==> design.v <==
module DFF(D,clk,reset,Q);
	input D;  
	input clk;  
	input reset;  
	output reg Q;  
	always @(posedge clk or posedge reset) 
	begin
 		if(reset==1'b1)
  		Q <= 1'b0; 
 		else 
  		Q <= D; 
	end 
endmodule 
module partial_products (
	input [31:0]a,
	input [31:0]b,
	output reg [31:0][63:0]p_prods
);
	integer i;
	always @(a or b)
	begin
		for(i=0; i<32; i=i+1)begin
			if(b[i] == 1)begin
				p_prods[i] = a << i;
			end
			else
				p_prods[i] = 64'h00000000;
		end
	end
endmodule
module FA (
	input [63:0] x,
	input [63:0] y,
	input [63:0] z,
	output [63:0] u,
	output [63:0] v);
assign u = x^y^z;
assign v[0] = 0;
assign v[63:1] = (x&y) | (y&z) | (z&x);
endmodule
module rdcla (sum, cout, a, b, cin,clk);
	input [31:0] a, b;
	input cin,clk;
	output reg [31:0] sum;
	output reg cout;
	wire [32:0] carry0, carry1;
	wire [32:0] carry0_1, carry1_1, carry0_2, carry1_2, carry0_4, carry1_4, carry0_8, carry1_8, carry0_16, carry1_16;
	wire [32:0] carry0_1d, carry1_1d, carry0_2d, carry1_2d, carry0_4d, carry1_4d, carry0_8d, carry1_8d, carry0_16d, carry1_16d;
	wire [32:0] carry_final;
	wire [31:0] p0, p1, p2, p3, p4, p5, p6;
	assign carry0[0] = 1'b0;
	assign carry1[0] = 1'b1;
	assign p0 = a^b;
	DFF DFFP1 [31:0] (p0,clk,1'b0,p1);
	DFF DFFP2 [31:0] (p1,clk,1'b0,p2);
	DFF DFFP3 [31:0] (p2,clk,1'b0,p3);
	DFF DFFP4 [31:0] (p3,clk,1'b0,p4);
	DFF DFFP5 [31:0] (p4,clk,1'b0,p5);
	DFF DFFP6 [31:0] (p5,clk,1'b0,p6);
	assign carry_final = carry0_16 | (carry1_16 & {33{cin}});
	always @(*)
	begin
		sum = p6^carry_final[31:0];
		cout = carry_final[32];	
	end
	kpg_init init [32:1] (carry1[32:1], carry0[32:1], a[31:0], b[31:0], clk);
	assign carry1_1d[0] = carry1[0];
	assign carry0_1d[0] = carry0[0];
	assign carry1_2d[1:0] = carry1_1[1:0];
	assign carry0_2d[1:0] = carry0_1[1:0];
	assign carry1_4d[3:0] = carry1_2[3:0];
	assign carry0_4d[3:0] = carry0_2[3:0];
	assign carry1_8d[7:0] = carry1_4[7:0];
	assign carry0_8d[7:0] = carry0_4[7:0];
	assign carry1_16d[15:0] = carry1_8[15:0];
	assign carry0_16d[15:0] = carry0_8[15:0];
	kpg itr_1 [32:1] (carry1[32:1], carry0[32:1], carry1[31:0], carry0[31:0], carry1_1d[32:1], carry0_1d[32:1]);
	DFF DFF1 [32:0] (carry1_1d[32:0],clk,1'b0,carry1_1[32:0]);
	DFF DFF2 [32:0] (carry0_1d[32:0],clk,1'b0,carry0_1[32:0]);
	kpg itr_2 [32:2] (carry1_1[32:2], carry0_1[32:2], carry1_1[30:0], carry0_1[30:0], carry1_2d[32:2], carry0_2d[32:2]);
	DFF DFF3 [32:0] (carry1_2d[32:0],clk,1'b0,carry1_2[32:0]);
	DFF DFF4 [32:0] (carry0_2d[32:0],clk,1'b0,carry0_2[32:0]);
	kpg itr_4 [32:4] (carry1_2[32:4], carry0_2[32:4], carry1_2[28:0], carry0_2[28:0], carry1_4d[32:4], carry0_4d[32:4]);
	DFF DFF5 [32:0] (carry1_4d[32:0],clk,1'b0,carry1_4[32:0]);
	DFF DFF6 [32:0] (carry0_4d[32:0],clk,1'b0,carry0_4[32:0]);
	kpg itr_8 [32:8] (carry1_4[32:8], carry0_4[32:8], carry1_4[24:0], carry0_4[24:0], carry1_8d[32:8], carry0_8d[32:8]);
	DFF DFF7 [32:0] (carry1_8d[32:0],clk,1'b0,carry1_8[32:0]);
	DFF DFF8 [32:0] (carry0_8d[32:0],clk,1'b0,carry0_8[32:0]);
	kpg itr_16 [32:16] (carry1_8[32:16], carry0_8[32:16], carry1_8[16:0], carry0_8[16:0], carry1_16d[32:16], carry0_16d[32:16]);
	DFF DFF9 [32:0] (carry1_16d[32:0],clk,1'b0,carry1_16[32:0]);
	DFF DFF10 [32:0] (carry0_16d[32:0],clk,1'b0,carry0_16[32:0]);
endmodule
module kpg_init (
	output reg out1, out0,
	input a, b,clk
);
	always @(posedge clk)
	case ({a, b})
		2'b00: begin
			out0 <= 1'b0; out1 <= 1'b0;
		end
		2'b11: begin
			out0 <= 1'b1; out1 <= 1'b1;
		end
		default: begin 
			out0 <= 1'b0; out1 <= 1'b1;
		end
	endcase
endmodule
module kpg (
	input cur_bit_1, cur_bit_0, prev_bit_1, prev_bit_0,
	output reg out_bit_1, out_bit_0
);
	always @(*)
	begin
		if({cur_bit_1, cur_bit_0} == 2'b00)
			{out_bit_1, out_bit_0} = 2'b00;
		else if({cur_bit_1, cur_bit_0} == 2'b11)
			{out_bit_1, out_bit_0} = 2'b11;
		else
			{out_bit_1, out_bit_0} = {prev_bit_1, prev_bit_0};
	end
endmodule
module wallace (
	input [31:0] a,
	input [31:0] b,
	input clk,
	output [63:0] out
);
	wire [31:0][63:0]p_prods;
	integer i;
	partial_products pp (a, b, p_prods);
	wire [63:0] u_l11, v_l11, u_l12, v_l12, u_l13, v_l13, u_l14, v_l14, u_l15, v_l15, u_l16, v_l16, u_l17, v_l17, u_l18, v_l18, u_l19, v_l19, u_l110, v_l110;
	wire [63:0] u_l11d, v_l11d, u_l12d, v_l12d, u_l13d, v_l13d, u_l14d, v_l14d, u_l15d, v_l15d, u_l16d, v_l16d, u_l17d, v_l17d, u_l18d, v_l18d, u_l19d, v_l19d, u_l110d, v_l110d;
	FA l11 (p_prods[0][63:0], p_prods[1][63:0], p_prods[2][63:0], u_l11d[63:0], v_l11d[63:0]);
	FA l12 (p_prods[3][63:0], p_prods[4][63:0], p_prods[5][63:0], u_l12d[63:0], v_l12d[63:0]);
	FA l13 (p_prods[6][63:0], p_prods[7][63:0], p_prods[8][63:0], u_l13d[63:0], v_l13d[63:0]);
	FA l14 (p_prods[9][63:0], p_prods[10][63:0], p_prods[11][63:0], u_l14d[63:0], v_l14d[63:0]);
	FA l15 (p_prods[12][63:0], p_prods[13][63:0], p_prods[14][63:0], u_l15d[63:0], v_l15d[63:0]);
	FA l16 (p_prods[15][63:0], p_prods[16][63:0], p_prods[17][63:0], u_l16d[63:0], v_l16d[63:0]);
	FA l17 (p_prods[18][63:0], p_prods[19][63:0], p_prods[20][63:0], u_l17d[63:0], v_l17d[63:0]);
	FA l18 (p_prods[21][63:0], p_prods[22][63:0], p_prods[23][63:0], u_l18d[63:0], v_l18d[63:0]);
	FA l19 (p_prods[24][63:0], p_prods[25][63:0], p_prods[26][63:0], u_l19d[63:0], v_l19d[63:0]);
	FA l110 (p_prods[27][63:0], p_prods[28][63:0], p_prods[29][63:0], u_l110d[63:0], v_l110d[63:0]);
	DFF DFF_ul11 [63:0] (u_l11d[63:0],clk,1'b0,u_l11[63:0]);
	DFF DFF_ul12 [63:0] (u_l12d[63:0],clk,1'b0,u_l12[63:0]);
	DFF DFF_ul13 [63:0] (u_l13d[63:0],clk,1'b0,u_l13[63:0]);
	DFF DFF_ul14 [63:0] (u_l14d[63:0],clk,1'b0,u_l14[63:0]);
	DFF DFF_ul15 [63:0] (u_l15d[63:0],clk,1'b0,u_l15[63:0]);
	DFF DFF_ul16 [63:0] (u_l16d[63:0],clk,1'b0,u_l16[63:0]);
	DFF DFF_ul17 [63:0] (u_l17d[63:0],clk,1'b0,u_l17[63:0]);
	DFF DFF_ul18 [63:0] (u_l18d[63:0],clk,1'b0,u_l18[63:0]);
	DFF DFF_ul19 [63:0] (u_l19d[63:0],clk,1'b0,u_l19[63:0]);
	DFF DFF_ul110 [63:0] (u_l110d[63:0],clk,1'b0,u_l110[63:0]);
	DFF DFF_vl11 [63:0] (v_l11d[63:0],clk,1'b0,v_l11[63:0]);
	DFF DFF_vl12 [63:0] (v_l12d[63:0],clk,1'b0,v_l12[63:0]);
	DFF DFF_vl13 [63:0] (v_l13d[63:0],clk,1'b0,v_l13[63:0]);
	DFF DFF_vl14 [63:0] (v_l14d[63:0],clk,1'b0,v_l14[63:0]);
	DFF DFF_vl15 [63:0] (v_l15d[63:0],clk,1'b0,v_l15[63:0]);
	DFF DFF_vl16 [63:0] (v_l16d[63:0],clk,1'b0,v_l16[63:0]);
	DFF DFF_vl17 [63:0] (v_l17d[63:0],clk,1'b0,v_l17[63:0]);
	DFF DFF_vl18 [63:0] (v_l18d[63:0],clk,1'b0,v_l18[63:0]);
	DFF DFF_vl19 [63:0] (v_l19d[63:0],clk,1'b0,v_l19[63:0]);
	DFF DFF_vl110 [63:0] (v_l110d[63:0],clk,1'b0,v_l110[63:0]);
	wire [63:0] u_l21, v_l21, u_l22, v_l22, u_l23, v_l23, u_l24, v_l24, u_l25, v_l25, u_l26, v_l26, u_l27, v_l27;
	wire [63:0] u_l21d, v_l21d, u_l22d, v_l22d, u_l23d, v_l23d, u_l24d, v_l24d, u_l25d, v_l25d, u_l26d, v_l26d, u_l27d, v_l27d;
	FA l21 (u_l11[63:0], v_l11[63:0], u_l12[63:0], u_l21d[63:0], v_l21d[63:0]);
	FA l22 (v_l12[63:0], u_l13[63:0], v_l13[63:0], u_l22d[63:0], v_l22d[63:0]);
	FA l23 (u_l14[63:0], v_l14[63:0], u_l15[63:0], u_l23d[63:0], v_l23d[63:0]);
	FA l24 (v_l15[63:0], u_l16[63:0], v_l16[63:0], u_l24d[63:0], v_l24d[63:0]);
	FA l25 (u_l17[63:0], v_l17[63:0], u_l18[63:0], u_l25d[63:0], v_l25d[63:0]);
	FA l26 (v_l18[63:0], u_l19[63:0], v_l19[63:0], u_l26d[63:0], v_l26d[63:0]);
	wire [63:0] p30_1, p31_1, p31_2;
	DFF DFF_p30_1 [63:0] (p_prods[30][63:0],clk,1'b0,p30_1[63:0]);
	DFF DFF_p31_1 [63:0] (p_prods[31][63:0],clk,1'b0,p31_1[63:0]);
	DFF DFF_p31_2 [63:0] (p31_1[63:0],clk,1'b0,p31_2[63:0]);
	FA l27 (u_l110[63:0], v_l110[63:0], p30_1[63:0], u_l27d[63:0], v_l27d[63:0]);
	DFF DFF_ul21 [63:0] (u_l21d[63:0],clk,1'b0,u_l21[63:0]);
	DFF DFF_ul22 [63:0] (u_l22d[63:0],clk,1'b0,u_l22[63:0]);
	DFF DFF_ul23 [63:0] (u_l23d[63:0],clk,1'b0,u_l23[63:0]);
	DFF DFF_ul24 [63:0] (u_l24d[63:0],clk,1'b0,u_l24[63:0]);
	DFF DFF_ul25 [63:0] (u_l25d[63:0],clk,1'b0,u_l25[63:0]);
	DFF DFF_ul26 [63:0] (u_l26d[63:0],clk,1'b0,u_l26[63:0]);
	DFF DFF_ul27 [63:0] (u_l27d[63:0],clk,1'b0,u_l27[63:0]);
	DFF DFF_vl21 [63:0] (v_l21d[63:0],clk,1'b0,v_l21[63:0]);
	DFF DFF_vl22 [63:0] (v_l22d[63:0],clk,1'b0,v_l22[63:0]);
	DFF DFF_vl23 [63:0] (v_l23d[63:0],clk,1'b0,v_l23[63:0]);
	DFF DFF_vl24 [63:0] (v_l24d[63:0],clk,1'b0,v_l24[63:0]);
	DFF DFF_vl25 [63:0] (v_l25d[63:0],clk,1'b0,v_l25[63:0]);
	DFF DFF_vl26 [63:0] (v_l26d[63:0],clk,1'b0,v_l26[63:0]);
	DFF DFF_vl27 [63:0] (v_l27d[63:0],clk,1'b0,v_l27[63:0]);
	wire [63:0] u_l31, v_l31, u_l32, v_l32, u_l33, v_l33, u_l34, v_l34, u_l35, v_l35;
	wire [63:0] u_l31d, v_l31d, u_l32d, v_l32d, u_l33d, v_l33d, u_l34d, v_l34d, u_l35d, v_l35d;
	FA l31 (u_l21[63:0], v_l21[63:0], u_l22[63:0], u_l31d[63:0], v_l31d[63:0]);
	FA l32 (v_l22[63:0], u_l23[63:0], v_l23[63:0], u_l32d[63:0], v_l32d[63:0]);
	FA l33 (u_l24[63:0], v_l24[63:0], u_l25[63:0], u_l33d[63:0], v_l33d[63:0]);
	FA l34 (v_l25[63:0], u_l26[63:0], v_l26[63:0], u_l34d[63:0], v_l34d[63:0]);
	FA l35 (u_l27[63:0], v_l27[63:0], p31_2[63:0], u_l35d[63:0], v_l35d[63:0]);
	DFF DFF_ul31 [63:0] (u_l31d[63:0],clk,1'b0,u_l31[63:0]);
	DFF DFF_ul32 [63:0] (u_l32d[63:0],clk,1'b0,u_l32[63:0]);
	DFF DFF_ul33 [63:0] (u_l33d[63:0],clk,1'b0,u_l33[63:0]);
	DFF DFF_ul34 [63:0] (u_l34d[63:0],clk,1'b0,u_l34[63:0]);
	DFF DFF_ul35 [63:0] (u_l35d[63:0],clk,1'b0,u_l35[63:0]);
	DFF DFF_vl31 [63:0] (v_l31d[63:0],clk,1'b0,v_l31[63:0]);
	DFF DFF_vl32 [63:0] (v_l32d[63:0],clk,1'b0,v_l32[63:0]);
	DFF DFF_vl33 [63:0] (v_l33d[63:0],clk,1'b0,v_l33[63:0]);
	DFF DFF_vl34 [63:0] (v_l34d[63:0],clk,1'b0,v_l34[63:0]);
	DFF DFF_vl35 [63:0] (v_l35d[63:0],clk,1'b0,v_l35[63:0]);
	wire [63:0] u_l41, v_l41, u_l42, v_l42, u_l43, v_l43;
	wire [63:0] u_l41d, v_l41d, u_l42d, v_l42d, u_l43d, v_l43d;
	FA l41 (u_l31[63:0], v_l31[63:0], u_l32[63:0], u_l41d[63:0], v_l41d[63:0]);
	FA l42 (v_l32[63:0], u_l33[63:0], v_l33[63:0], u_l42d[63:0], v_l42d[63:0]);
	FA l43 (u_l34[63:0], v_l34[63:0], u_l35[63:0], u_l43d[63:0], v_l43d[63:0]);
	DFF DFF_ul41 [63:0] (u_l41d[63:0],clk,1'b0,u_l41[63:0]);
	DFF DFF_ul42 [63:0] (u_l42d[63:0],clk,1'b0,u_l42[63:0]);
	DFF DFF_ul43 [63:0] (u_l43d[63:0],clk,1'b0,u_l43[63:0]);
	DFF DFF_vl41 [63:0] (v_l41d[63:0],clk,1'b0,v_l41[63:0]);
	DFF DFF_vl42 [63:0] (v_l42d[63:0],clk,1'b0,v_l42[63:0]);
	DFF DFF_vl43 [63:0] (v_l43d[63:0],clk,1'b0,v_l43[63:0]);
	wire [63:0] u_l51, v_l51, u_l52, v_l52;
	wire [63:0] u_l51d, v_l51d, u_l52d, v_l52d;
	FA l51 (u_l41[63:0], v_l41[63:0], u_l42[63:0], u_l51d[63:0], v_l51d[63:0]);
	FA l52 (v_l42[63:0], u_l43[63:0], v_l43[63:0], u_l52d[63:0], v_l52d[63:0]);
	DFF DFF_ul51 [63:0] (u_l51d[63:0],clk,1'b0,u_l51[63:0]);
	DFF DFF_ul52 [63:0] (u_l52d[63:0],clk,1'b0,u_l52[63:0]);
	DFF DFF_vl51 [63:0] (v_l51d[63:0],clk,1'b0,v_l51[63:0]);
	DFF DFF_vl52 [63:0] (v_l52d[63:0],clk,1'b0,v_l52[63:0]);
	wire [63:0] u_l61, v_l61;
	wire [63:0] u_l61d, v_l61d;
	FA l61 (u_l51[63:0], v_l51[63:0], u_l52[63:0], u_l61d[63:0], v_l61d[63:0]);
	DFF DFF_ul61 [63:0] (u_l61d[63:0],clk,1'b0,u_l61[63:0]);
	DFF DFF_vl61 [63:0] (v_l61d[63:0],clk,1'b0,v_l61[63:0]);
	wire [63:0] u_l71, v_l71;
	wire [63:0] u_l71d, v_l71d;
	wire [63:0] v_l52_6;
	DFF DFF_vl52_6 [63:0] (v_l52[63:0],clk,1'b0,v_l52_6[63:0]);
	FA l71 (u_l61[63:0], v_l61[63:0], v_l52_6[63:0], u_l71d[63:0], v_l71d[63:0]);
	DFF DFF_ul71 [63:0] (u_l71d[63:0],clk,1'b0,u_l71[63:0]);
	DFF DFF_vl71 [63:0] (v_l71d[63:0],clk,1'b0,v_l71[63:0]);
	wire [63:0] u_l81, v_l81;
	wire [63:0] u_l81d, v_l81d;
	wire [63:0] v_l35_4, v_l35_5, v_l35_6, v_l35_7;
	DFF DFF_vl35_4 [63:0] (v_l35[63:0],clk,1'b0,v_l35_4[63:0]);
	DFF DFF_vl35_5 [63:0] (v_l35_4[63:0],clk,1'b0,v_l35_5[63:0]);
	DFF DFF_vl35_6 [63:0] (v_l35_5[63:0],clk,1'b0,v_l35_6[63:0]);
	DFF DFF_vl35_7 [63:0] (v_l35_6[63:0],clk,1'b0,v_l35_7[63:0]);
	FA l81 (u_l71[63:0], v_l71[63:0], v_l35_7[63:0], u_l81d[63:0], v_l81d[63:0]);
	DFF DFF_ul81 [63:0] (u_l81d[63:0],clk,1'b0,u_l81[63:0]);
	DFF DFF_vl81 [63:0] (v_l81d[63:0],clk,1'b0,v_l81[63:0]);
	wire c,cd;
	rdcla l91 (out[31:0], cd, u_l81[31:0], v_l81[31:0], 1'b0, clk);
	rdcla l92 (out[63:32], , u_l81[63:32], v_l81[63:32], cd, clk);
endmodule
module adder_8bit (a,b,cin,sum);
	input [7:0] a,b;
	input cin;
	output [7:0] sum;
	wire [7:0] partial_sum;
	wire [8:0] carry, p, carry_1, p_1, carry_2, p_2, carry_4, p_4;
	assign carry[0] = cin;
	assign p[0] = 0;
	kpg_initial initializing_kpg [8:1] (a[7:0], b[7:0], p[8:1], carry[8:1]);
	assign p_1[0] = cin;
	assign carry_1[0] = cin;
	assign p_2[1:0] = p_1[1:0];
	assign carry_2[1:0] = carry_1[1:0];
	assign p_4[3:0] = p_2[3:0];
	assign carry_4[3:0] = carry_2[3:0];
	kpg_ iteration_1 [8:1] (p[8:1], carry[8:1], p[7:0], carry[7:0], p_1[8:1], carry_1[8:1]);
	kpg_ iteration_2 [8:2] (p_1[8:2], carry_1[8:2], p_1[6:0], carry_1[6:0], p_2[8:2], carry_2[8:2]);
	kpg_ iteration_4 [8:4] (p_2[8:4], carry_2[8:4], p_2[4:0], carry_2[4:0], p_4[8:4], carry_4[8:4]);
	assign partial_sum = a^b;
	assign sum[7:0] = partial_sum[7:0]^carry_4[7:0];
endmodule
module kpg_initial (
	input a, b,
	output reg p, carry
);
	always @*
	case ({a, b})
		2'b00: begin
			p = 1'b0; carry = 1'b0;
		end
		2'b11: begin
			p = 1'b0; carry = 1'b1;
		end
		default: begin 
			p = 1'b1; carry = 1'b0;
		end
	endcase
endmodule
module kpg_ (
	input current_p, current_carry, from_p, from_carry,
	output reg final_p, final_carry
);
	always @(*)
	begin
		if({current_p, current_carry} == 2'b00)
			{final_p, final_carry} = 2'b00;
		else if({current_p, current_carry} == 2'b01)
			{final_p, final_carry} = 2'b01;
		else
			{final_p, final_carry} = {from_p, from_carry};
	end
endmodule
module fp_multiplier(input [31:0] a,input [31:0] b,output [31:0]out,input clk,
	input rst,input in_valid,output out_valid);
	wire S3,overflow;
	wire [47:0] productd,wallace_out,product;
	wire [7:0] exponent1,exponent2;
	wire [15:0] trim;
	wire [22:0] prod;
	wire [31:0] out1,out2,out3,out1d,out2d,out3d,outd;
	wire [31:0] a15,b15,a16,b16,a17,b17,a18,b18;
	sideband side(clk,a,b,a15,b15,a16,b16,a17,b17,a18,b18);
	reg [18:0] valid;
	always @(posedge clk)
	begin
		if(rst)
			valid <= 19'b0;
		else
			valid <= {valid[17:0],in_valid};
	end
	assign out_valid = valid[18];
	xor (S3,a15[31],b15[31]);
	wallace w1({8'b0,1'b1,a[22:0]},{8'b0,1'b1,b[22:0]},clk,{trim,productd});
	DFF DFF1[47:0] (productd[47:0],clk,1'b0,product[47:0]);
	assign overflow=product[47];
	assign wallace_out=product;
	adder_8bit adder1(a15[30:23],b15[30:23],overflow,exponent1);
	adder_8bit subtract_127(exponent1,8'b10000000,1'b1,exponent2);
	shifter_1bit shift [22:0] (prod[22:0],overflow, wallace_out[45:23], wallace_out[46:24]);
	assign out1d={S3,exponent2,prod};
	DFF DFF3 [31:0] (out1d,clk,1'b0,out1);
	check_zero check1(out2d,a16,b16,out1);  
	DFF DFF4 [31:0] (out2d,clk,1'b0,out2);
	check_inf check2(out3d,a17,b17,out2);  
	DFF DFF5 [31:0] (out3d,clk,1'b0,out3);
	check_nan check3(outd,a18,b18,out3);  
	DFF DFF6 [31:0] (outd,clk,1'b0,out);
endmodule
module sideband(input clk,input [31:0] a,input [31:0] b,
	output [31:0] a15,output [31:0] b15,output [31:0] a16,output [31:0] b16,
	output [31:0] a17,output [31:0] b17,output [31:0] a18,output [31:0] b18);
	reg [9*18-1:0] da, db;
	always @(posedge clk)
	begin
		da <= {da[9*17-1:0],a[31:23]};
		db <= {db[9*17-1:0],b[31:23]};
	end
	assign a15 = {da[9*15-1 -: 9],23'b0};
	assign b15 = {db[9*15-1 -: 9],23'b0};
	assign a16 = {da[9*16-1 -: 9],23'b0};
	assign b16 = {db[9*16-1 -: 9],23'b0};
	assign a17 = {da[9*17-1 -: 9],23'b0};
	assign b17 = {db[9*17-1 -: 9],23'b0};
	assign a18 = {da[9*18-1 -: 9],23'b0};
	assign b18 = {db[9*18-1 -: 9],23'b0};
endmodule
module shifter_1bit(output prod,input overflow,input out1,input out2);
	assign prod = (!overflow & out1) | (overflow & out2);
endmodule
module check_zero(output [31:0] out,input [31:0] a,	input [31:0] b,	input [31:0] prod);
	wire is_zero = ((|a[30:23]) & (|b[30:23]));		 
	assign out = (prod & {32{is_zero}}) | (32'b0_00000000_00000000000000000000000 & {32{!is_zero}});
endmodule
module check_inf(output [31:0] out,input [31:0] a,	input [31:0] b,input [31:0] prod);
	wire is_inf = ((&a[30:23]) | (&b[30:23]));		 
	assign out = (prod & {32{!is_inf}}) | ({a[31] ^ b[31], 31'b11111111_00000000000000000000000} & {32{is_inf}});
endmodule
module check_nan(output [31:0] out,input [31:0] a,	input [31:0] b,	input [31:0] prod);
	wire is_nan = ((&a[30:23]) & !(|b[30:23])) || (!(|a[30:23]) & (&b[30:23]));		 
	assign out = (prod & {32{!is_nan}}) | ({32'b0_11111111_11111111111111111111111} & {32{is_nan}});
endmodule
==> run.sh <==
#!/bin/bash
# the make line also repeats each setting of config.mk as NAME=value (left out here)
make -C /OpenROAD-flow-scripts/flow DESIGN_CONFIG=/design/flow/config.mk WORK_HOME=/design/flow/orfs CLKGATE_MAP_FILE= finish
==> config.mk <==
export PLATFORM = sky130hd
export DESIGN_NAME = fp_multiplier
export DESIGN_NICKNAME = fp_multiplier
export VERILOG_FILES = /design/flow/design.v
export SDC_FILE = /design/flow/constraint.sdc
export NUM_CORES = 4
export LEC_CHECK = 0
export ABC_AREA = 1
export CAP_MARGIN = 20
export CORE_MARGIN = 2
export CORE_UTILIZATION = 72
export CTS_CLUSTER_SIZE = 53
export PLACE_DENSITY_LB_ADDON = 0.0
export SETUP_SLACK_MARGIN = 0.4
export SLEW_MARGIN = 20
==> constraint.sdc <==
create_clock -name core_clock -period 1.35 [get_ports {clk}]
set_input_delay 0.2700 -clock core_clock [delete_from_list [all_inputs] [get_ports {clk}]]
set_output_delay 0.2700 -clock core_clock [all_outputs]
set_load 0.01 [all_outputs]
==> results of run 1 <==
## per-layer routing
metal / vias to the layer above / wire length, µm / global-route usage
met4: 14 / 8679 / 0.1061
met1: 19400 / 61870 / 0.3358
met5: - / 86 / 0
met3: 607 / 11150 / 0.04768
li1: 17970 / - / -
met2: 1617 / 83810 / 0.4800
## cell type report
class                   count  area (µm²)  share of cell area
flip-flops and latches   2560       51490              0.5762
multi-input cells        2202       21200              0.2372
clock buffers             322        6526             0.07304
repair buffers            286        3963             0.04435
inverters                 868        3263             0.03652
well taps                1380        1727             0.01932
clock inverters            87        1187             0.01329
diodes                      2       5.005          0.00005601
## repair_timing
item                       CTS  global route
hold buffers                24             5
gates cloned                12            28
hold endpoints to repair    35             6
setup endpoints to repair  268           376
gates resized              350           343
pin swaps                   70            87
buffers inserted            13            11
## stage by stage
| step | TNS [ns] | cells | utilization | power (mW) | hold slack [ns] |
|---|---|---|---|---|---|
| after floorplan | -2.379 | 5772 | - | 117.2 | 0.2977 |
| after global placement | -110.22 | 7203 | 0.7645 | 125.8 | 0.3098 |
| after detailed placement | -120.58 | 7203 | 0.7645 | 128.1 | 0.3121 |
| after CTS | -12.20 | 7661 | 0.8500 | 196.3 | -0.07343 |
| after global routing | -29.09 | 7705 | 0.8670 | 208.3 | 0.02616 |
| final | -27.31 | 7707 | 0.8671 | 200.3 | 0.01772 |
==> impl_metrics.env, run 1 <==
# implementation run metrics
export IMPL_die_w_um=325.7
export IMPL_clk_pin_slew_ns=0.06
export IMPL_crit_end="DFF3[30].Q"
export IMPL_synth_warnings=9
export IMPL_wl_um=165600
export IMPL_cellPowerDensity_nw_per_um2=2242
export IMPL_synth_flops=2560
export IMPL_p_comb_mw=26.1
export IMPL_cp_required_ns=2.05
export IMPL_clock_skew_ns=0.02730
export IMPL_row_count=118
export IMPL_gp_congestion=0.8461
export IMPL_cp_arrival_ns=2.75
export IMPL_cts_max_path_buffers=3
export IMPL_min_from="b[3]"
export IMPL_syn_cell_area_um2=74510
export IMPL_yosysTopAreaCell="dfxtp_1"
export IMPL_leakage_nw=43.00
export IMPL_ys_sh_simple=0.06057
export IMPL_grt_pass1_wl_um=222600
export IMPL_drc_errors=0
export IMPL_nFillCells=4452
export IMPL_nets=6944
export IMPL_ir_drop_uv=1737
export IMPL_chip_area_um2=106100
export IMPL_worstRegToRegCells=12
export IMPL_placed_cell_area_um2=78780
export IMPL_dr_pass1_iters=8
export IMPL_switching_share=0.2651
export IMPL_crit_cells=12
export IMPL_drt_iter0_drc=2607
export IMPL_aoi_share=0.01824
export IMPL_r2r_start="side.da[129]"
export IMPL_p_comb_frac=0.130
export IMPL_cts_root_buf="clkbuf_16"
export IMPL_crit_path_top_delay_cell="dfxtp_2"
export IMPL_flop_cell="dfxtp_1"
export IMPL_grt_pass1_vias=41900
export IMPL_clk_latency_ns=0.82
export IMPL_via_per_inst=5.138
export IMPL_so_faults="setup timing"
export IMPL_fin_ws_ns=-0.7054
export IMPL_synth_seq_share=0.6878
export IMPL_startpoint="side.da[129]"
export IMPL_crit_path_start_kind="flip-flop"
export IMPL_syn2layout_area_growth_pct=19.92
export IMPL_edf_count=0
export IMPL_grt_total_usage=0.2725
export IMPL_cts_tree="built"
export IMPL_intPower_mw=147.2
export IMPL_finalCriticalPeriod_ns=2.055
export IMPL_syn_nets=6576
export IMPL_top_cell="dfxtp_1"
export IMPL_warnings=62
export IMPL_period_used=1.523
export IMPL_hold_path_class="primary input to flip-flop"
export IMPL_antenna_found_initial=15
export IMPL_ys_cells=5772
export IMPL_seq_cell_power_mw=108
export IMPL_fp_dieH_um=325.7
export IMPL_synthTopLogicFamily="adder cells"
export IMPL_end_kind="flip-flop"
export IMPL_power_leader="registers"
export IMPL_synth_area_per_cell_um2=12.91
export IMPL_clk_power_mw=66.0
export IMPL_ys_sh_xor=0.003997
export IMPL_mux_share=0
export IMPL_ant_nets=0
export IMPL_cp_max_fo=4
export IMPL_tightestPinTransition_ns=0.5673
export IMPL_pwr_share_seq=0.540
export IMPL_path_class="flip-flop to flip-flop"
export IMPL_area_leaders="dfxtp_1 69%, fa_1 13%, nand2_1 4.4%"
export IMPL_finalHoldViolations=0
export IMPL_drv_cap=0
export IMPL_finalSetupViolations=136
export IMPL_p_sw_mw=53.11
export IMPL_clockPowerShare=0.329
export IMPL_maxSlewViolCount=0
export IMPL_core_area_um2=103100
export IMPL_min_path_cells=5
export IMPL_fmax_ghz=0.4865
export IMPL_ys_area_um2=74510
export IMPL_grt_setup_unrepaired="yes"
export IMPL_top_area_frac=0.6878
export IMPL_rr_endpoint="DFF3[30].Q"
export IMPL_final_area_um2=89350
export IMPL_cpLargestDelayFamily="simple AND/OR/NAND/NOR gates"
export IMPL_wire_per_inst_um=21.49
export IMPL_grt_max_degree=26
export IMPL_grt_overflow=0
export IMPL_hold_end="w1.DFF_ul12[21].Q"
export IMPL_status="finished with violations"
export IMPL_cts_buffers=222
export IMPL_synth_async_reset_ratio=0
export IMPL_num_vias=39600
export IMPL_synthCells=5772
export IMPL_slowest_delay_ns=0.34
export IMPL_synth_cell_types=32
export IMPL_cts_htree_levels=4
export IMPL_clock_sinks=2560
export IMPL_preCtsSetupSlack_ns=-0.4788
export IMPL_rrSetupSlack_ns=-0.71
export IMPL_ys_sh_adder=0.1768
export IMPL_cp_num_buf_inv=3
export IMPL_path_cells="inv_2, ha_4, inv_4, nor3_4, nand4_1, nand2b_1, nand2_1, nand2_1, nand2_2, inv_1, nand2_2, nand2_1"
export IMPL_ios=100
export IMPL_slew_headroom=0.6212
export IMPL_crit_top_cell="nand2_1"
export IMPL_top_cells_by_count="2560 x dfxtp_1, 883 x nand2_1, 864 x inv_1"
export IMPL_hpwl_um=79610
export IMPL_portBuffers=99
export IMPL_fp_utilization=0.7230
==> run 2, diff against run 1 <==
CAP_MARGIN = 10   (was 20)
CELL_PAD_IN_SITES_DETAIL_PLACEMENT = 0   (was default)
CORE_ASPECT_RATIO = 0.87   (was default)
CTS_CLUSTER_DIAMETER = 93   (was default)
CTS_CLUSTER_SIZE = 32   (was 53)
GPL_ROUTABILITY_DRIVEN = 1   (was default)
MIN_ROUTING_LAYER = met1   (was default)
PLACE_DENSITY = 0.72   (was default)
PLACE_DENSITY_LB_ADDON = default   (was 0.0)
SETUP_SLACK_MARGIN = 0.22   (was 0.4)
SLEW_MARGIN = 15   (was 20)
==> impl_metrics.env, run 2 <==
# implementation run metrics
export IMPL_synth_cell_types=32
export IMPL_synth_warnings=9
export IMPL_top_cells_by_count="2560 x dfxtp_1, 883 x nand2_1, 864 x inv_1"
export IMPL_crit_cells=13
export IMPL_clock_sinks=2560
export IMPL_path_class="flip-flop to flip-flop"
export IMPL_min_from="in_valid"
export IMPL_grt_setup_unrepaired="yes"
export IMPL_p_comb_frac=0.135
export IMPL_ys_area_um2=74510
export IMPL_diodes=0
export IMPL_row_count=110
export IMPL_mux_share=0
export IMPL_grt_use_met3=0.04768
export IMPL_ys_sh_adder=0.1768
export IMPL_edf_count=0
export IMPL_slew_headroom=0.7430
export IMPL_period_used=1.409
export IMPL_ys_sh_simple=0.06057
export IMPL_fmax_ghz=0.5259
export IMPL_startpoint="side.db[129]"
export IMPL_fp_dieH_um=304.1
export IMPL_slowest_delay_ns=0.35
export IMPL_cts_buffers=89
export IMPL_cellPowerDensity_nw_per_um2=1968
export IMPL_placed_cells=7160
export IMPL_area_leaders="dfxtp_1 69%, fa_1 13%, nand2_1 4.4%"
export IMPL_crit_path_top_delay_cell="dfxtp_2"
export IMPL_r2r_start="side.db[129]"
export IMPL_grt_total_usage=0.2245
export IMPL_synth_async_reset_ratio=0
export IMPL_via_per_inst=4.829
export IMPL_tightestPinTransition_ns=0.3828
export IMPL_finalSetupViolations=72
export IMPL_crit_path_start_kind="flip-flop"
export IMPL_leakage_nw=39.18
export IMPL_rr_endpoint="DFF3[30].Q"
export IMPL_hold_path_class="primary input to flip-flop"
export IMPL_synth_area_per_cell_um2=12.91
export IMPL_clk_power_mw=32.9
export IMPL_p_comb_mw=21.6
export IMPL_gp_congestion=0.8372
export IMPL_cp_arrival_ns=2.57
export IMPL_synth_seq_share=0.6878
export IMPL_seq_cell_power_mw=106
export IMPL_p_sw_mw=41.32
export IMPL_pwr_share_seq=0.660
export IMPL_ys_cells=5772
export IMPL_grt_overflow=0
export IMPL_num_vias=35220
export IMPL_synthTopLogicFamily="adder cells"
export IMPL_core_area_um2=103100
export IMPL_min_path_cells=3
export IMPL_fp_utilization=0.7228
export IMPL_dr_pass1_iters=5
export IMPL_cp_required_ns=2.02
export IMPL_final_area_um2=81440
export IMPL_grt_max_degree=33
export IMPL_drt_iter0_drc=2337
export IMPL_finalCriticalPeriod_ns=1.901
export IMPL_yosysTopAreaCell="dfxtp_1"
export IMPL_worstRegToRegCells=13
export IMPL_flop_cell="dfxtp_1"
export IMPL_top_cell="dfxtp_1"
export IMPL_syn_nets=6576
export IMPL_die_w_um=348.9
export IMPL_portBuffers=99
export IMPL_use_met1=0.3314
export IMPL_nFillCells=5988
export IMPL_synth_flops=2560
export IMPL_path_cells="inv_1, ha_4, inv_1, nand2_2, nor2_4, nand2_1, nand3_2, nand3_2, nand2_2, nand2_1, nor2_2, nand3_1, nand2_1"
export IMPL_wl_um=119300
export IMPL_rrSetupSlack_ns=-0.55
export IMPL_cp_num_buf_inv=2
export IMPL_clockPowerShare=0.205
export IMPL_crit_end="DFF3[30].Q"
export IMPL_top_area_frac=0.6878
export IMPL_grt_busiest_layer="met2"
export IMPL_warnings=63
export IMPL_syn2layout_area_growth_pct=9.301
export IMPL_nets=6749
export IMPL_finalHoldViolations=0
export IMPL_status="finished with violations"
export IMPL_syn_cell_area_um2=74510
export IMPL_clk_pin_slew_ns=0.12
export IMPL_drc_errors=0
export IMPL_clock_skew_ns=0.02551
export IMPL_chip_area_um2=106100
export IMPL_crit_top_cell="nand2_1"
export IMPL_ys_sh_xor=0.003997
export IMPL_maxSlewViolCount=0
export IMPL_cp_max_fo=3
export IMPL_synthCells=5772
export IMPL_grt_pass1_vias=35740
export IMPL_hpwl_um=80740
export IMPL_hold_end="valid[0]"
export IMPL_switching_share=0.2578
export IMPL_cts_max_path_buffers=3
export IMPL_cpLargestDelayFamily="simple AND/OR/NAND/NOR gates"
export IMPL_end_kind="flip-flop"
export IMPL_ant_nets=0
export IMPL_cts_htree_levels=3
export IMPL_so_faults="setup timing"
export IMPL_power_leader="registers"
export IMPL_cts_root_buf="clkbuf_16"
export IMPL_ir_drop_uv=1414
export IMPL_grt_pass1_wl_um=184800
export IMPL_aoi_share=0.01824
export IMPL_antenna_found_initial=19
export IMPL_clk_latency_ns=0.71
export IMPL_wire_per_inst_um=16.36
export IMPL_final_core_util=0.7900
export IMPL_intPower_mw=119.0
export IMPL_fin_ws_ns=-0.5515
export IMPL_cts_tree="built"
export IMPL_ios=100
export IMPL_stdcell_count=7294
export IMPL_placed_cell_area_um2=77830
export IMPL_gr_usage_met2=0.3425
export IMPL_drv_cap=0
[run 2: timing repair]
action	4_1_cts	5_1_grt
hold buffers	14	0
endpoints found under the setup margin	115	137
endpoints found under the hold margin	14	0
resized	252	143
setup buffers	7	6
pin swaps	26	40
gates cloned	8	3
[run 2: per-stage QoR]
step | setup TNS, ns | hold WS (ns) | setup WS (ns) | power [mW]
3_3_place_gp | -103.31 | 0.3096 | -0.3766 | 126.3
5_1_grt | -14.30 | 0.06133 | -0.6311 | 169.5
4_1_cts | -9.883 | 0.03028 | -0.3673 | 160.6
6_report | -9.280 | 0.09158 | -0.5515 | 160.3
3_5_place_dp | -113.05 | 0.3121 | -0.4386 | 128.1
2_1_floorplan | -2.379 | 0.2977 | -0.4667 | 116.6
[run 2: layout make-up]
type | instances | area (µm²) | area share
tap | 1344 | 1682 | 0.02065
clock inverter | 5 | 70.07 | 0.0008603
multi-input combinational | 2202 | 20120 | 0.2470
sequential | 2560 | 51300 | 0.6299
inverter | 868 | 3263 | 0.04007
timing repair buffer | 224 | 2733 | 0.03355
clock buffer | 91 | 2277 | 0.02796
[run 2: routing by layer]
layer | up-vias | share of wire
li1 | 17350 | -
met1 | 16860 | 0.47
met2 | 799 | 0.44
met3 | 208 | 0.066
met4 | 6 | 0.025
met5 | - | 0.00062
==> run 3, diff against run 2 <==
CAP_MARGIN = 20   (was 10)
CELL_PAD_IN_SITES_DETAIL_PLACEMENT = default   (was 0)
CORE_ASPECT_RATIO = 1.81   (was 0.87)
CTS_CLUSTER_DIAMETER = default   (was 93)
CTS_CLUSTER_SIZE = 53   (was 32)
GPL_ROUTABILITY_DRIVEN = default   (was 1)
MIN_ROUTING_LAYER = default   (was met1)
PLACE_DENSITY = 0.36   (was 0.72)
SETUP_SLACK_MARGIN = default   (was 0.22)
SLEW_MARGIN = 20   (was 15)
TNS_END_PERCENT = 5   (was default)
==> impl_metrics.env, run 3 <==
# implementation run metrics
export IMPL_intPower_mw=137.4
export IMPL_pwr_share_seq=0.582
export IMPL_stdcell_count=7559
export IMPL_dr_pass1_iters=5
export IMPL_cts_root_buf="clkbuf_16"
export IMPL_ant_nets=0
export IMPL_min_from="b[14]"
export IMPL_status="finished with violations"
export IMPL_cts_max_path_buffers=3
export IMPL_fp_utilization=0.7262
export IMPL_portBuffers=99
export IMPL_end_kind="flip-flop"
export IMPL_crit_top_cell="nand2_1"
export IMPL_path_cells="inv_1, ha_4, inv_2, nand2_1, nand2_1, nand2_2, nand2_2, nand2_1, nand3_2, buf_4, buf_4, xor2_1"
export IMPL_clock_skew_ns=0.02285
export IMPL_die_w_um=243.1
export IMPL_grt_setup_unrepaired="yes"
export IMPL_hold_path_class="primary input to flip-flop"
export IMPL_tightestPinTransition_ns=0.4706
export IMPL_cpLargestDelayFamily="simple AND/OR/NAND/NOR gates"
export IMPL_clockPowerShare=0.309
export IMPL_synth_area_per_cell_um2=12.91
export IMPL_top_area_frac=0.6878
export IMPL_fin_ws_ns=-0.4900
export IMPL_warnings=63
export IMPL_rrSetupSlack_ns=-0.49
export IMPL_maxSlewViolCount=0
export IMPL_cts_tree="built"
export IMPL_syn2layout_area_growth_pct=13.78
export IMPL_synth_async_reset_ratio=0
export IMPL_clk_pin_slew_ns=0.07
export IMPL_finalHoldViolations=0
export IMPL_top_cell="dfxtp_1"
export IMPL_drt_iter0_drc=1625
export IMPL_row_count=158
export IMPL_finalSetupViolations=72
export IMPL_synth_seq_share=0.6878
export IMPL_ys_cells=5772
export IMPL_nets=6853
export IMPL_grt_total_usage=0.2417
export IMPL_gp_congestion=0.8345
export IMPL_p_comb_frac=0.110
export IMPL_area_leaders="dfxtp_1 69%, fa_1 13%, nand2_1 4.4%"
export IMPL_flop_cell="dfxtp_1"
export IMPL_syn_nets=6576
export IMPL_cp_required_ns=2.02
export IMPL_hpwl_um=80410
export IMPL_syn_cell_area_um2=74510
export IMPL_grt_pass1_vias=40090
export IMPL_cp_max_fo=5
export IMPL_final_area_um2=84780
export IMPL_top_cells_by_count="2560 x dfxtp_1, 883 x nand2_1, 864 x inv_1"
export IMPL_fmax_ghz=0.5435
export IMPL_seq_cell_power_mw=106
export IMPL_grt_pass1_wl_um=197500
export IMPL_grt_max_degree=33
export IMPL_mux_share=0
export IMPL_clock_sinks=2560
export IMPL_chip_area_um2=106200
export IMPL_ys_area_um2=74510
export IMPL_power_leader="registers"
export IMPL_startpoint="side.db[127]"
export IMPL_cts_htree_levels=4
export IMPL_p_sw_mw=44.78
export IMPL_wire_per_inst_um=16.46
export IMPL_yosysTopAreaCell="dfxtp_1"
export IMPL_cts_buffers=194
export IMPL_synth_flops=2560
export IMPL_hold_end="w1.DFF_ul15[37].Q"
export IMPL_synth_cell_types=32
export IMPL_path_class="flip-flop to flip-flop"
export IMPL_nFillCells=5365
export IMPL_diodes=0
export IMPL_synth_warnings=9
export IMPL_drc_errors=0
export IMPL_crit_end="DFF3[26].Q"
export IMPL_wl_um=124400
export IMPL_period_used=1.363
export IMPL_fp_dieH_um=436.8
export IMPL_r2r_start="side.db[127]"
export IMPL_synthCells=5772
export IMPL_core_area_um2=102600
export IMPL_p_comb_mw=20.0
export IMPL_cellPowerDensity_nw_per_um2=2149
export IMPL_cp_arrival_ns=2.51
export IMPL_slew_headroom=0.6863
export IMPL_num_vias=36660
export IMPL_crit_path_start_kind="flip-flop"
export IMPL_so_faults="setup timing"
export IMPL_ys_sh_simple=0.06057
export IMPL_aoi_share=0.01824
export IMPL_placed_cell_area_um2=77950
export IMPL_synthTopLogicFamily="adder cells"
export IMPL_finalCriticalPeriod_ns=1.840
export IMPL_preCtsSetupSlack_ns=-0.5183
export IMPL_edf_count=0
export IMPL_clk_latency_ns=0.79
export IMPL_clk_power_mw=56.2
export IMPL_switching_share=0.2458
export IMPL_rr_endpoint="DFF3[26].Q"
export IMPL_crit_path_top_delay_cell="dfxtp_2"
export IMPL_ios=100
export IMPL_leakage_nw=41.00
export IMPL_grt_overflow=0
export IMPL_via_per_inst=4.849
export IMPL_slowest_delay_ns=0.33
export IMPL_drv_cap=0
export IMPL_ir_drop_uv=1585
export IMPL_crit_cells=12
export IMPL_ys_sh_adder=0.1768
export IMPL_worstRegToRegCells=12
export IMPL_placed_cells=7188
export IMPL_antenna_found_initial=1
export IMPL_min_path_cells=2
export IMPL_ys_sh_xor=0.003997
export IMPL_cp_num_buf_inv=4
## run 3: metrics by stage
step / total power [mW] / TNS [ns] / util / hold slack (ns)
6_report: 182.2 / -7.828 / 0.8263 / 0.1927
5_1_grt: 191.8 / -13.51 / 0.8263 / 0.1584
4_1_cts: 184.0 / -10.45 / 0.8238 / 0.1146
3_5_place_dp: 127.0 / -116.26 / 0.7597 / 0.3121
3_3_place_gp: 124.7 / -107.94 / 0.7597 / 0.3096
2_1_floorplan: 116.5 / -2.504 / - / 0.2977
## run 3: repair_timing
action,4_1_cts,5_1_grt
endpoints found under the setup margin,104,72
resized,174,62
pin swaps,18,18
setup buffers,4,2
endpoints found under the hold margin,19,0
hold buffers,19,0
## run 3: final cells by class
class                      instances  area (µm²)  share of cell area
tap                             1360        1702             0.02007
multi-input combinational       2202       19690              0.2322
clock buffer                     296        5756             0.06789
inverter                         868        3261             0.03846
timing repair buffer             223        2511             0.02962
clock inverter                    50       590.6            0.006966
sequential                      2560       51270              0.6048
## run 3: routing by layer
metal | vias up | wire length, µm | global-route usage
met1 | 17790 | 44490 | 0.2456
met4 | 0 | 5598 | 0.1156
li1 | 17700 | - | -
met3 | 355 | 4754 | 0.04243
met5 | - | 0 | 0
met2 | 808 | 69550 | 0.4702
==> run 4, diff against run 3 <==
CAP_MARGIN = 40   (was 20)
CELL_PAD_IN_SITES_DETAIL_PLACEMENT = 0   (was default)
CORE_ASPECT_RATIO = default   (was 1.81)
CTS_CLUSTER_DIAMETER = 93   (was default)
CTS_CLUSTER_SIZE = 32   (was 53)
GPL_ROUTABILITY_DRIVEN = 1   (was default)
MIN_ROUTING_LAYER = met1   (was default)
PLACE_DENSITY = 0.42   (was 0.36)
SETUP_SLACK_MARGIN = 0.08   (was default)
SLEW_MARGIN = 15   (was 20)
TNS_END_PERCENT = default   (was 5)
==> impl_metrics.env, run 4 <==
# implementation run metrics
export IMPL_chip_area_um2=106100
export IMPL_rr_endpoint="DFF3[29].Q"
export IMPL_cp_required_ns=1.96
export IMPL_tightestPinTransition_ns=0.3890
export IMPL_crit_path_start_kind="flip-flop"
export IMPL_startpoint="side.da[128]"
export IMPL_clk_power_mw=32.8
export IMPL_top_area_frac=0.6878
export IMPL_finalCriticalPeriod_ns=1.795
export IMPL_ys_sh_xor=0.003997
export IMPL_fin_ws_ns=-0.4449
export IMPL_ir_drop_uv=1490
export IMPL_clockPowerShare=0.205
export IMPL_syn_nets=6576
export IMPL_wl_um=115500
export IMPL_area_leaders="dfxtp_1 69%, fa_1 13%, nand2_1 4.4%"
export IMPL_leakage_nw=39.14
export IMPL_wire_per_inst_um=15.77
export IMPL_mux_share=0
export IMPL_cp_max_fo=5
export IMPL_gp_congestion=0.8216
export IMPL_top_cells_by_count="2560 x dfxtp_1, 883 x nand2_1, 864 x inv_1"
export IMPL_edf_count=0
export IMPL_core_area_um2=103100
export IMPL_pwr_share_seq=0.663
export IMPL_end_kind="flip-flop"
export IMPL_path_cells="inv_1, ha_4, inv_2, nand2_1, nand2_2, nand2_2, nand2_4, nand2_1, nand2_4, nor2_4, nand2_2, o21ai_1, nand2_1"
export IMPL_status="finished with violations"
export IMPL_worstRegToRegCells=13
export IMPL_switching_share=0.2547
export IMPL_hold_path_class="primary input to flip-flop"
export IMPL_hpwl_um=78620
export IMPL_rrSetupSlack_ns=-0.44
export IMPL_cts_root_buf="clkbuf_16"
export IMPL_die_w_um=325.7
export IMPL_crit_path_top_delay_cell="dfxtp_2"
export IMPL_synthTopLogicFamily="adder cells"
export IMPL_synth_seq_share=0.6878
export IMPL_grt_total_usage=0.2188
export IMPL_total_power_mw=159.5
export IMPL_warnings=63
export IMPL_clock_sinks=2560
export IMPL_intPower_mw=118.9
export IMPL_diodes=0
export IMPL_grt_pass1_wl_um=182200
export IMPL_final_seq_area_um2=51310
export IMPL_cellPowerDensity_nw_per_um2=1961
export IMPL_synth_warnings=9
export IMPL_drc_errors=0
export IMPL_grt_overflow=0
export IMPL_cts_max_path_buffers=3
export IMPL_top_cell="dfxtp_1"
export IMPL_fmax_ghz=0.5571
export IMPL_path_class="flip-flop to flip-flop"
export IMPL_synth_async_reset_ratio=0
export IMPL_grt_setup_unrepaired="yes"
export IMPL_p_sw_mw=40.62
export IMPL_ios=100
export IMPL_ys_area_um2=74510
export IMPL_cts_buffers=89
export IMPL_via_per_inst=4.768
export IMPL_yosysTopAreaCell="dfxtp_1"
export IMPL_clk_latency_ns=0.71
export IMPL_fp_utilization=0.7230
export IMPL_drv_cap=0
export IMPL_portBuffers=99
export IMPL_p_comb_mw=20.9
export IMPL_logic_area_um2=19940
export IMPL_min_from="in_valid"
export IMPL_r2r_start="side.da[128]"
export IMPL_p_comb_frac=0.131
export IMPL_slowest_delay_ns=0.34
export IMPL_maxSlewViolCount=0
export IMPL_num_vias=34940
export IMPL_slew_headroom=0.7388
export IMPL_cp_arrival_ns=2.40
export IMPL_min_path_cells=3
export IMPL_cp_num_buf_inv=2
export IMPL_final_core_util=0.7891
export IMPL_ys_sh_adder=0.1768
export IMPL_cts_tree="built"
export IMPL_cts_htree_levels=3
export IMPL_grt_max_degree=33
export IMPL_synth_cell_types=32
export IMPL_dr_pass1_iters=5
export IMPL_crit_cells=13
export IMPL_nets=6746
export IMPL_grt_pass1_vias=35670
export IMPL_power_leader="registers"
export IMPL_hold_end="valid[0]"
export IMPL_synth_flops=2560
export IMPL_antenna_found_initial=3
export IMPL_ys_cells=5772
export IMPL_ys_sh_simple=0.06057
export IMPL_clk_pin_slew_ns=0.12
export IMPL_finalHoldViolations=0
export IMPL_period_used=1.330
export IMPL_crit_end="DFF3[29].Q"
export IMPL_clock_skew_ns=0.02295
export IMPL_flop_cell="dfxtp_1"
export IMPL_synth_area_per_cell_um2=12.91
export IMPL_fp_dieH_um=325.7
export IMPL_finalSetupViolations=89
export IMPL_aoi_share=0.01824
export IMPL_nFillCells=6125
export IMPL_cpLargestDelayFamily="simple AND/OR/NAND/NOR gates"
export IMPL_syn_cell_area_um2=74510
export IMPL_synthCells=5772
export IMPL_syn2layout_area_growth_pct=9.145
export IMPL_preCtsSetupSlack_ns=-0.4746
export IMPL_ant_nets=0
export IMPL_drt_iter0_drc=1963
export IMPL_row_count=118
export IMPL_seq_cell_power_mw=106
export IMPL_so_faults="setup timing"
[run 4: through the flow]
stage               hold WS, ns  cell area, µm²  cells  TNS, ns
global placement         0.3099           77910   7200  -101.25
detailed placement       0.3121           77910   7200  -111.72
floorplan                0.2977           74550   5772   -2.379
finish                  0.08564           81320   7327   -9.287
global route            0.06118           81320   7327   -15.08
CTS                     0.03412           80860   7327   -9.965
[run 4: layer usage]
metal | up-vias | routed length (µm) | global-route usage
met5 | - | 13 | 0
met4 | 2 | 2758 | 0.05530
met3 | 172 | 5822 | 0.03660
met2 | 696 | 53360 | 0.3545
met1 | 16730 | 53560 | 0.3121
li1 | 17330 | - | -
[run 4: final cells by class]
cell class | instances | share of cell area
sequential | 2560 | 0.6310
multi-input combinational | 2202 | 0.2451
inverter | 868 | 0.04019
timing repair buffer | 221 | 0.03363
clock buffer | 91 | 0.02800
tap | 1380 | 0.02123
clock inverter | 5 | 0.0008616
[run 4: timing repair]
action,CTS,global route
endpoints found under the setup margin,119,105
endpoints found under the hold margin,15,0
hold buffers,15,0
cloned,7,2
setup buffers,10,2
pin swaps,27,37
resized,246,130
==> run 5, diff against run 4 <==
ABC_AREA = 0   (was 1)
CAP_MARGIN = 10   (was 40)
CORE_MARGIN = 4   (was 2)
CORE_UTILIZATION = 69   (was 72)
CTS_CLUSTER_DIAMETER = 199   (was 93)
PLACE_DENSITY = 0.61   (was 0.42)
SETUP_SLACK_MARGIN = 0.47   (was 0.08)
clock period = 2.02 ns   (was 1.35 ns; I/O delays follow)
==> impl_metrics.env, run 5 <==
# implementation run metrics
export IMPL_status="finished with violations"
export IMPL_so_faults="setup timing"
export IMPL_antenna_found_initial=4
export IMPL_wire_per_inst_um=16.71
export IMPL_cts_max_path_buffers=3
export IMPL_dr_pass1_iters=4
export IMPL_core_area_um2=105300
export IMPL_syn_cell_area_um2=73170
export IMPL_startpoint="side.da[126]"
export IMPL_ys_sh_adder=0.2100
export IMPL_ys_area_um2=73170
export IMPL_cts_root_buf="clkbuf_16"
export IMPL_synthCells=4627
export IMPL_cts_htree_levels=3
export IMPL_hold_path_class="primary input to flip-flop"
export IMPL_p_comb_frac=0.121
export IMPL_grt_setup_unrepaired="yes"
export IMPL_grt_overflow=0
export IMPL_crit_path_top_delay_cell="or3_4"
export IMPL_fp_utilization=0.6951
export IMPL_end_kind="flip-flop"
export IMPL_synth_cell_types=41
export IMPL_ir_drop_uv=1377
export IMPL_power_leader="registers"
export IMPL_placed_cells=6058
export IMPL_chip_area_um2=111300
export IMPL_grt_pass1_wl_um=169100
export IMPL_finalSetupViolations=5
export IMPL_via_per_inst=4.836
export IMPL_portBuffers=99
export IMPL_cts_buffers=89
export IMPL_aoi_share=0.002326
export IMPL_synth_async_reset_ratio=0
export IMPL_clk_pin_slew_ns=0.11
export IMPL_grt_max_degree=33
export IMPL_finalCriticalPeriod_ns=2.199
export IMPL_min_path_cells=1
export IMPL_top_cells_by_count="2560 x dfxtp_1, 626 x and2_1, 488 x fa_1"
export IMPL_cp_arrival_ns=2.82
export IMPL_mux_share=0.004549
export IMPL_num_vias=29810
export IMPL_path_class="flip-flop to flip-flop"
export IMPL_crit_top_cell="buf_4"
export IMPL_synthTopLogicFamily="adder cells"
export IMPL_wl_um=103000
export IMPL_edf_count=0
export IMPL_synth_warnings=9
export IMPL_intPower_mw=79.70
export IMPL_clk_latency_ns=0.69
export IMPL_top_area_frac=0.7004
export IMPL_area_leaders="dfxtp_1 70%, fa_1 13%, and2_1 5.4%"
export IMPL_ios=100
export IMPL_stdcell_count=6165
export IMPL_syn2layout_area_growth_pct=8.210
export IMPL_ant_nets=0
export IMPL_hold_end="side.db[6]"
export IMPL_path_cells="inv_4, fa_2, buf_4, buf_4, buf_4, xnor2_4, nand3_2, or3_4, nor3_4, xnor2_1"
export IMPL_grt_total_usage=0.1919
export IMPL_rrSetupSlack_ns=-0.18
export IMPL_ys_sh_xor=0.005267
export IMPL_hpwl_um=70820
export IMPL_die_w_um=333.6
export IMPL_p_sw_mw=25.30
export IMPL_seq_cell_power_mw=70.8
export IMPL_fmax_ghz=0.4548
export IMPL_r2r_start="side.da[126]"
export IMPL_rr_endpoint="DFF3[30].Q"
export IMPL_cp_required_ns=2.65
export IMPL_slew_headroom=0.6857
export IMPL_period_used=1.089
export IMPL_drv_cap=0
export IMPL_crit_end="DFF3[30].Q"
export IMPL_crit_path_start_kind="flip-flop"
export IMPL_p_comb_mw=12.7
export IMPL_finalHoldViolations=0
export IMPL_fp_dieH_um=333.6
export IMPL_drc_errors=0
export IMPL_clock_sinks=2560
export IMPL_slowest_delay_ns=0.40
export IMPL_cp_num_buf_inv=4
export IMPL_top_cell="dfxtp_1"
export IMPL_ctsHoldBuffers=0
export IMPL_ys_sh_simple=0.06392
export IMPL_cts_tree="built"
export IMPL_grt_pass1_vias=31730
export IMPL_pwr_share_seq=0.674
export IMPL_maxSlewViolCount=0
export IMPL_cpLargestDelayFamily="simple AND/OR/NAND/NOR gates"
export IMPL_yosysTopAreaCell="dfxtp_1"
export IMPL_flop_cell="dfxtp_1"
export IMPL_syn_nets=5431
export IMPL_synth_area_per_cell_um2=15.81
export IMPL_leakage_nw=33.49
export IMPL_crit_cells=10
export IMPL_fin_ws_ns=-0.1789
export IMPL_cellPowerDensity_nw_per_um2=1326
export IMPL_gp_congestion=0.7644
export IMPL_min_from="b[29]"
export IMPL_row_count=119
export IMPL_clockPowerShare=0.205
export IMPL_nets=5574
export IMPL_preCtsSetupSlack_ns=-0.2283
export IMPL_clock_skew_ns=0.01969
export IMPL_cp_max_fo=3
export IMPL_ys_cells=4627
export IMPL_tightestPinTransition_ns=0.4671
export IMPL_switching_share=0.2409
export IMPL_warnings=63
export IMPL_drt_iter0_drc=1313
export IMPL_nFillCells=6544
export IMPL_synth_flops=2560
export IMPL_synth_seq_share=0.7004
export IMPL_clk_power_mw=21.5
export IMPL_worstRegToRegCells=10
## run 5: area by class of cell
type                            instances  area (µm²)  area share
Tap cell                             1391        1740     0.02198
Inverter                               91       344.1    0.004346
Clock inverter                          3       33.78   0.0004267
Antenna cell                            2       5.005  0.00006321
Timing Repair Buffer                  191        2250     0.02841
Clock buffer                           90        2252     0.02845
Sequential cell                      2560       51280      0.6477
Multi-Input combinational cell       1837       21270      0.2686
## run 5: routing by layer
metal / GRT usage / wire (µm) / up-vias
li1: - / - / 14620
met1: 0.2835 / 50160 / 14680
met2: 0.3055 / 46940 / 369
met3: 0.03149 / 4081 / 136
met4: 0.04129 / 1849 / 0
met5: 0 / 0 / -
## run 5: stage by stage
| step | hold WS [ns] | setup TNS [ns] | utilization | area (µm²) | power (mW) |
|---|---|---|---|---|---|
| floorplan | 0.3095 | -0.2376 | - | 73280 | 77.64 |
| global placement | 0.3097 | -0.4027 | 0.7272 | 76550 | 83.70 |
| detailed placement | 0.3121 | -0.4842 | 0.7272 | 76550 | 84.73 |
| CTS | 0.08433 | -0.3476 | 0.7503 | 78980 | 106.0 |
| global route | 0.1007 | -1.071 | 0.7521 | 79170 | 111.6 |
| finish | 0.1499 | -0.5690 | 0.7521 | 79170 | 105.0 |
## run 5: repair_timing
item,4_1_cts,5_1_grt
pin swaps,46,8
cloned,3,0
hold endpoints to repair,0,0
buffers inserted,7,2
gates resized,194,48
endpoints found under the setup margin,73,73
==> run 6, diff against run 5 <==
ABC_AREA = 1   (was 0)
CORE_MARGIN = 2   (was 4)
CORE_UTILIZATION = 72   (was 69)
CTS_CLUSTER_DIAMETER = 92   (was 199)
CTS_CLUSTER_SIZE = default   (was 32)
PLACE_DENSITY = 0.4   (was 0.61)
SETUP_SLACK_MARGIN = 0.09   (was 0.47)
clock period = 1.4 ns   (was 2.02 ns; I/O delays follow)
==> impl_metrics.env, run 6 <==
# implementation run metrics
export IMPL_status="finished with violations"
export IMPL_so_faults="setup timing"
export IMPL_final_core_util=0.8416
export IMPL_num_vias=37440
export IMPL_synthCells=5772
export IMPL_synthTopLogicFamily="adder cells"
export IMPL_die_w_um=325.7
export IMPL_crit_path_top_delay_cell="ha_1"
export IMPL_crit_top_cell="nand2_1"
export IMPL_grt_setup_unrepaired="yes"
export IMPL_synth_flops=2560
export IMPL_edf_count=0
export IMPL_synth_async_reset_ratio=0
export IMPL_crit_cells=12
export IMPL_leakage_nw=41.79
export IMPL_grt_pass1_wl_um=210100
export IMPL_chip_area_um2=106100
export IMPL_ir_drop_uv=1470
export IMPL_synth_area_per_cell_um2=12.91
export IMPL_crit_path_start_kind="flip-flop"
export IMPL_worstRegToRegCells=12
export IMPL_warnings=63
export IMPL_cts_htree_levels=4
export IMPL_p_comb_frac=0.118
export IMPL_pwr_share_seq=0.550
export IMPL_syn2layout_area_growth_pct=16.40
export IMPL_via_per_inst=4.898
export IMPL_fp_dieH_um=325.7
export IMPL_core_area_um2=103100
export IMPL_ant_nets=0
export IMPL_ys_sh_simple=0.06057
export IMPL_hold_path_class="primary input to flip-flop"
export IMPL_holdWs_ns=0.09065
export IMPL_power_leader="registers"
export IMPL_clockPowerShare=0.332
export IMPL_grt_max_degree=26
export IMPL_cp_arrival_ns=2.64
export IMPL_cts_tree="built"
export IMPL_wl_um=136800
export IMPL_path_cells="inv_1, ha_1, o21ai_0, inv_1, nand2_1, nand2_1, nand2_1, nand2_1, nand2_2, nand3_1, nand2_1, nand2_1"
export IMPL_cts_buffers=219
export IMPL_intPower_mw=140.0
export IMPL_cp_num_buf_inv=2
export IMPL_antenna_found_initial=5
export IMPL_rrSetupSlack_ns=-0.54
export IMPL_yosysTopAreaCell="dfxtp_1"
export IMPL_nets=6886
export IMPL_syn_cell_area_um2=74510
export IMPL_gp_congestion=0.8115
export IMPL_clk_power_mw=62.3
export IMPL_synth_seq_share=0.6878
export IMPL_final_area_um2=86730
export IMPL_p_comb_mw=22.1
export IMPL_drv_cap=0
export IMPL_ios=100
export IMPL_cts_root_buf="clkbuf_16"
export IMPL_path_class="flip-flop to flip-flop"
export IMPL_aoi_share=0.01824
export IMPL_preCtsSetupSlack_ns=-0.3883
export IMPL_drc_errors=0
export IMPL_end_kind="flip-flop"
export IMPL_grt_pass1_vias=40410
export IMPL_period_used=1.387
export IMPL_startpoint="side.db[131]"
export IMPL_drt_iter0_drc=2172
export IMPL_rr_endpoint="DFF3[30].Q"
export IMPL_row_count=118
export IMPL_cp_required_ns=2.10
export IMPL_flop_cell="dfxtp_1"
export IMPL_synth_warnings=9
export IMPL_wire_per_inst_um=17.89
export IMPL_crit_end="DFF3[30].Q"
export IMPL_seq_cell_power_mw=103
export IMPL_cpLargestDelayFamily="simple AND/OR/NAND/NOR gates"
export IMPL_ys_sh_xor=0.003997
export IMPL_portBuffers=99
export IMPL_ys_cells=5772
export IMPL_clk_latency_ns=0.82
export IMPL_switching_share=0.2539
export IMPL_synth_cell_types=32
export IMPL_grt_overflow=0
export IMPL_cts_max_path_buffers=3
export IMPL_finalSetupViolations=75
export IMPL_ys_sh_adder=0.1768
export IMPL_fp_utilization=0.7230
export IMPL_r2r_start="side.db[131]"
export IMPL_fin_ws_ns=-0.5418
export IMPL_hold_end="side.db[2]"
export IMPL_grt_total_usage=0.2567
export IMPL_clock_sinks=2560
export IMPL_top_area_frac=0.6878
export IMPL_ys_area_um2=74510
export IMPL_placed_cell_area_um2=77890
export IMPL_p_sw_mw=47.63
export IMPL_hpwl_um=79440
export IMPL_slowest_delay_ns=0.37
export IMPL_dr_pass1_iters=16
export IMPL_finalCriticalPeriod_ns=1.942
export IMPL_clk_pin_slew_ns=0.07
export IMPL_syn_nets=6576
export IMPL_tightestPinTransition_ns=0.4569
export IMPL_cellPowerDensity_nw_per_um2=2163
export IMPL_top_cell="dfxtp_1"
export IMPL_total_power_mw=187.6
export IMPL_finalHoldViolations=0
export IMPL_mux_share=0
export IMPL_top_cells_by_count="2560 x dfxtp_1, 883 x nand2_1, 864 x inv_1"
export IMPL_slew_headroom=0.6932
export IMPL_fmax_ghz=0.5150
export IMPL_area_leaders="dfxtp_1 69%, fa_1 13%, nand2_1 4.4%"
export IMPL_min_from="b[25]"
export IMPL_cp_max_fo=4
export IMPL_maxSlewViolCount=0
export IMPL_min_path_cells=1
export IMPL_clock_skew_ns=0.02175
-- run 6: area by class of cell --
type	instances	area [µm²]
Antenna cell	1	2.502
Clock buffer	318	6489
Inverter	868	3263
Sequential cell	2560	51310
Multi-Input combinational cell	2202	20010
Fill cell	5164	16320
Tap cell	1380	1727
Timing Repair Buffer	231	2788
Clock inverter	84	1136
-- run 6: per-layer routing --
metal | part of all wire | track usage | up-vias | wire length, µm
li1 | - | - | 17850 | -
met1 | 0.42 | 0.3338 | 18250 | 57630
met2 | 0.50 | 0.4378 | 1041 | 68290
met3 | 0.053 | 0.04835 | 299 | 7209
met4 | 0.027 | 0.08435 | 4 | 3635
met5 | 0.00017 | 0 | - | 23
-- run 6: timing repair --
item                                   in CTS  in global routing
endpoints found under the hold margin      18                  0
gates resized                             258                134
pin swaps                                  24                 44
setup endpoints to repair                 101                 95
hold buffers                               18                  0
setup buffers                               9                  8
cloned                                      5                  2
-- run 6: metrics by stage --
step	TNS [ns]	instances
5_1_grt	-14.33	7643
3_5_place_dp	-92.90	7202
6_report	-11.12	7644
4_1_cts	-9.205	7635
2_1_floorplan	-2.029	5772
3_3_place_gp	-84.95	7202
Power and IR drop assume default switching activity.
